Design ALU_TOP, start of the top module:
module ALU_TOP #(parameter wid =16,parameter MB=32)   
  (
   input  wire [wid-1:0] A,
   input  wire [wid-1:0] B,
   input  wire [3:0]     alu_fun,
   input  wire           clk,
   input  wire           rest,
   output wire  [wid-1:0]  ari_out,   
   output wire            carry_out,
   output wire            ari_flag,
   output wire  [wid-1:0] log_out,
   output wire            log_flag,
   output wire  [wid-1:0] cmp_out,
   output wire            cmp_flag,
   output wire  [wid-1:0] shift_out,
   output wire            shift_flag
   ); 
  wire  AR_EN,LO_EN,CM_EN,SH_EN; 
  wire [1:0]  ms,ls;
  assign ms=alu_fun[1:0];
  assign ls=alu_fun[3:2];
  ari_unit U_arithmatic (
  .A(A),
  .B(B),
  .clk(clk),
  .rest(rest),
  .alu_fun(ms),
  .ari_EN(AR_EN),
  .ari_out(ari_out),
  .carry_out(carry_out),
  .ari_flag(ari_flag)
  );
  cmp_unit U_compare (
  .A(A),
  .B(B),
  .clk(clk),
  .rest(rest),
  .alu_fun(ms),
  .cmp_EN(CM_EN),
  .cmp_out(cmp_out),
  .cmp_flag(cmp_flag)
  );
  log_unit U_logic (
  .A(A),
  .B(B),
  .clk(clk),
  .rest(rest),
  .alu_fun(ms),
  .log_EN(LO_EN),
  .log_out(log_out),
  .log_flag(log_flag)
  );
  shift_unit U_shift (
  .A(A),
  .B(B),
  .clk(clk),
  .rest(rest),
  .alu_fun(ms),
  .shift_EN(SH_EN),
  .shift_out(shift_out),
  .shift_flag(shift_flag)
  );
  dec_unit U_decoder (
  .alu_fun(ls),
  .cmp_EN(CM_EN),
  .ari_EN(AR_EN),
  .shift_EN(SH_EN),
  .log_EN(LO_EN)
  );
endmodule 
clock: 32.1 ns
lec_check: 0
cap_margin: 20
core_margin: 2
core_utilization: 70
cts_cluster_size: 36
hold_slack_margin: -0.09
setup_slack_margin: 5.0
slew_margin: 20
tns_end_percent: 5
run.sh (not shown) runs the stock make flow with config.mk's settings and CLKGATE_MAP_FILE=.
The first run completed and failed the layout checks on setup timing.
Edit:
CORE_UTILIZATION = 11   (was 70)
CTS_CLUSTER_SIZE = unset   (was 36)
HOLD_SLACK_MARGIN = unset   (was -0.09)
SETUP_SLACK_MARGIN = unset   (was 5.0)
TNS_END_PERCENT = unset   (was 5)
clock period = 42.2 ns   (was 32.1 ns; I/O delays follow)
Now the flow ran to the end with no violations.
Non-clock buffer count went down by 156.
Power went down by 34%.
Final cell count went up by 55%.
Edit:
CORE_UTILIZATION = 40   (was 11)
PLACE_DENSITY_LB_ADDON = 0.23   (was unset)
SETUP_SLACK_MARGIN = 5.0   (was unset)
clock period = 35.0 ns   (was 42.2 ns; I/O delays follow)
Effect:
- The new run ran to the end with no violations
- routed wire length decreases by 2.9%
- flip-flop count is unchanged
- non-clock buffer count increases by 174
- via count increases by 8.7%
- synthesized cell count stays the same
- count of clock-buffer cells in the layout increases by 1
- global-route usage increases by 22 points
Edit:
CTS_CLUSTER_DIAMETER = 400   (was unset)
CTS_CLUSTER_SIZE = 98   (was unset)
PLACE_DENSITY_LB_ADDON = unset   (was 0.23)
SETUP_SLACK_MARGIN = unset   (was 5.0)
TNS_END_PERCENT = 10   (was unset)
=> Via count shrinks by 5.8%. Cell count fell by 5.7%. Routed wire length came out lower by 5.1%. Utilization came out lower by 6.8 points. Area after synthesis is unchanged. Cell area drops by 13%. Hold slack barely changes. Setup slack degrades by 3.0 ns. Global-route usage decreases by 1.4 points. Sequential power stays flat. Flip-flop count is unchanged.
Edit:
ABC_AREA = 1   (was unset)
CORE_UTILIZATION = 56   (was 40)
CTS_CLUSTER_DIAMETER = unset   (was 400)
CTS_CLUSTER_SIZE = unset   (was 98)
clock period = 19.1 ns   (was 35.0 ns; I/O delays follow)
After rerunning: This time the run finished with setup timing left; final cell count grows by 30%; power grows by about 90%; sequential share of layout area decreases by 1.7 points; global-route usage came out higher by 11 points; sequential power came out higher by about 80%; count of clock-buffer cells in the layout stays the same; wire length rises by about 9%; final area came out higher by 29%; core utilization came out higher by 35 points; hold slack is worse by 3.2 ns.


Starting RTL as in the previous note.
==> flow/config.mk <==
export PLATFORM = sky130hd
export DESIGN_NAME = ALU_TOP
export DESIGN_NICKNAME = ALU_TOP
export VERILOG_FILES = /design/flow/design.v
export SDC_FILE = /design/flow/constraint.sdc
export NUM_CORES = 4
export LEC_CHECK = 0
export ABC_AREA = 1
export CAP_MARGIN = 20
export CORE_MARGIN = 2
export CORE_UTILIZATION = 68
export CTS_CLUSTER_DIAMETER = 196
export CTS_CLUSTER_SIZE = 98
export SLEW_MARGIN = 20
export TNS_END_PERCENT = 25
==> flow/constraint.sdc <==
create_clock -name core_clock -period 30.3 [get_ports {clk}]
set_input_delay 6.0600 -clock core_clock [delete_from_list [all_inputs] [get_ports {clk}]]
set_output_delay 6.0600 -clock core_clock [all_outputs]
set_load 0.01 [all_outputs]
The first run reached the layout checks and failed them: setup timing.
==> next run, changes <==
Settings changed: CTS_CLUSTER_DIAMETER 196 to unset, CTS_CLUSTER_SIZE 98 to unset, SETUP_SLACK_MARGIN set to 2.13, TNS_END_PERCENT 25 to unset.
Clock period 30.3 ns to 8.61 ns, I/O delays scaled along.
The new run aborted during clock tree synthesis (4_1_cts).
Area after synthesis is unchanged.
Synthesized cell count stays the same.
Die area stays the same.
==> next run, changes <==
Settings changed: CORE_UTILIZATION 68 to 59, CTS_CLUSTER_SIZE set to 98, SETUP_SLACK_MARGIN 2.13 to unset, TNS_END_PERCENT set to 25.
Clock period 8.61 ns to 19.0 ns, I/O delays scaled along.
With this change the flow finished but fails on setup timing.
Area after synthesis is unchanged.
Die area came out higher by 15%.
Synthesized cell count stays the same.
==> next run, changes <==
Settings changed: ABC_AREA 1 to unset, CORE_UTILIZATION 59 to 66, CTS_CLUSTER_SIZE 98 to unset, SETUP_SLACK_MARGIN set to -2.0, TNS_END_PERCENT 25 to unset.
Clock period 19.0 ns to 29.8 ns, I/O delays scaled along.
Outcome:
- The new run finished with setup timing left
- utilization is higher by 0.66 points
- synthesized cell count goes down by 17%
- final cell count shrinks by about 20%
- sequential power drops by about 36%
- synthesized area drops by about 2.8%


run 1:
ALU_TOP again, from the RTL that the note above started with.
Settings: LEC_CHECK=0, CAP_MARGIN=20, CORE_MARGIN=2, CORE_UTILIZATION=40, CTS_CLUSTER_DIAMETER=116, CTS_CLUSTER_SIZE=98, SLEW_MARGIN=20, TNS_END_PERCENT=10; clock period 35.0 ns.
Run 1: all stages complete, timing, DRC and antenna checks passed
> inputs changed (run 1 -> run 2)
- an added HOLD_SLACK_MARGIN of 0.16
- an added SETUP_SLACK_MARGIN of -2.0
- an added PLACE_DENSITY_LB_ADDON of 0.2
- a deleted TNS_END_PERCENT that had been 10
- an added ABC_AREA of 1
- a deleted CTS_CLUSTER_DIAMETER that had been 116
- an added MAX_ROUTING_LAYER of met4
- a deleted CTS_CLUSTER_SIZE that had been 98
[summary]
- The run showing the smaller number of multi-input combinational cells in the layout is run 1.
- [compare] base=run 1 new=run 2: layout overhead on the synthesized area went down; final worst setup slack saw a decrease.
### run 2 -> run 3
- MAX_ROUTING_LAYER no longer set, was met4
- PLACE_DENSITY_LB_ADDON no longer set, was 0.2
- CTS_CLUSTER_SIZE now 98, previously not set
- HOLD_SLACK_MARGIN no longer set, was 0.16
- TNS_END_PERCENT now 10, previously not set
- ABC_AREA no longer set, was 1
- CTS_CLUSTER_DIAMETER now 398, previously not set
- SETUP_SLACK_MARGIN no longer set, was -2.0
Findings:
Run 3 reached the end of the flow, and the finished layout is clean on the timing, design-rule and antenna checks.
Run 2: PASS, flow complete, no timing, DRC or antenna violations
Measured against each other, run 3 and run 2 differ in fraction of area in multi-input gates, the lower figure coming from run 2.
Clock share of power in run 3 is 1.0 points lower than in run 2
The count of non-CTS inverters in the layout in run 3 sits 255 below the value recorded for run 2.
When run 3 is measured against run 2, its post-route worst hold slack turns out 0.0062 ns higher.
Clock period minus worst slack (lower): run 3
On sequential share of layout area, run 3 tracks run 2 almost exactly.
| synthesized area | run 3 vs run 2 | 2.8% lower |
Compared with run 2, run 3 ends up with a smaller final cell area.


Starting RTL as in the previous note.
Settings: LEC_CHECK=0, CAP_MARGIN=20, CORE_MARGIN=2, CORE_UTILIZATION=40, CTS_CLUSTER_DIAMETER=110, CTS_CLUSTER_SIZE=98, PLACE_DENSITY_LB_ADDON=0.15, SLEW_MARGIN=20; clock period 35.0 ns.
Rerun with:
- CAP_MARGIN: 20 -> 0
- CELL_PAD_IN_SITES_DETAIL_PLACEMENT: default -> 2
- CORE_ASPECT_RATIO: default -> 1.67
- CORE_MARGIN: 2 -> 3
- CTS_CLUSTER_DIAMETER: 110 -> 330
- CTS_CLUSTER_SIZE: 98 -> 58
- GPL_ROUTABILITY_DRIVEN: default -> 0
- GPL_TIMING_DRIVEN: default -> 0
- MAX_ROUTING_LAYER: default -> met4
- PLACE_DENSITY_LB_ADDON: 0.15 -> 0.23
- SLEW_MARGIN: 20 -> 40
- TNS_END_PERCENT: default -> 45
The new run died in global routing (5_1_grt).
Synthesized cell count does not change.
Die size is higher by 2.2%.
Area after synthesis does not change.
Rerun with:
- CELL_PAD_IN_SITES_DETAIL_PLACEMENT: 2 -> default
- GPL_TIMING_DRIVEN: 0 -> default
- SETUP_SLACK_MARGIN: default -> 5.0
Effect: The changed run went through all stages and came out clean; die area is unchanged; area after synthesis does not change; synthesized cell count is unchanged.
Rerun with:
- CAP_MARGIN: 0 -> 20
- CELL_PAD_IN_SITES_GLOBAL_PLACEMENT: default -> 3
- CORE_ASPECT_RATIO: 1.67 -> default
- CORE_MARGIN: 3 -> 2
- CTS_CLUSTER_DIAMETER: 330 -> 397
- CTS_CLUSTER_SIZE: 58 -> 42
- GPL_ROUTABILITY_DRIVEN: 0 -> default
- MAX_ROUTING_LAYER: met4 -> default
- PLACE_DENSITY_LB_ADDON: 0.23 -> default
- SETUP_SLACK_MARGIN: 5.0 -> default
- SLEW_MARGIN: 40 -> 20
- TNS_END_PERCENT: 45 -> default
What happened: The changed run went through all stages and came out clean. Hold slack is better by 0.011 ns. Design area shrinks by roughly a tenth. Count of clock-buffer cells in the layout shrinks by 1. Area after synthesis is unchanged. First-iteration DRC count shrinks by about a fifth. Via count shrinks by roughly a tenth. Global-route usage shrinks by 0.87 points. Die size shrinks by a few percent. Wire length shrinks by a few percent. Core utilization shrinks by 6.3 points.
Power figures rest on the tool's default switching activity, not on a simulated workload.
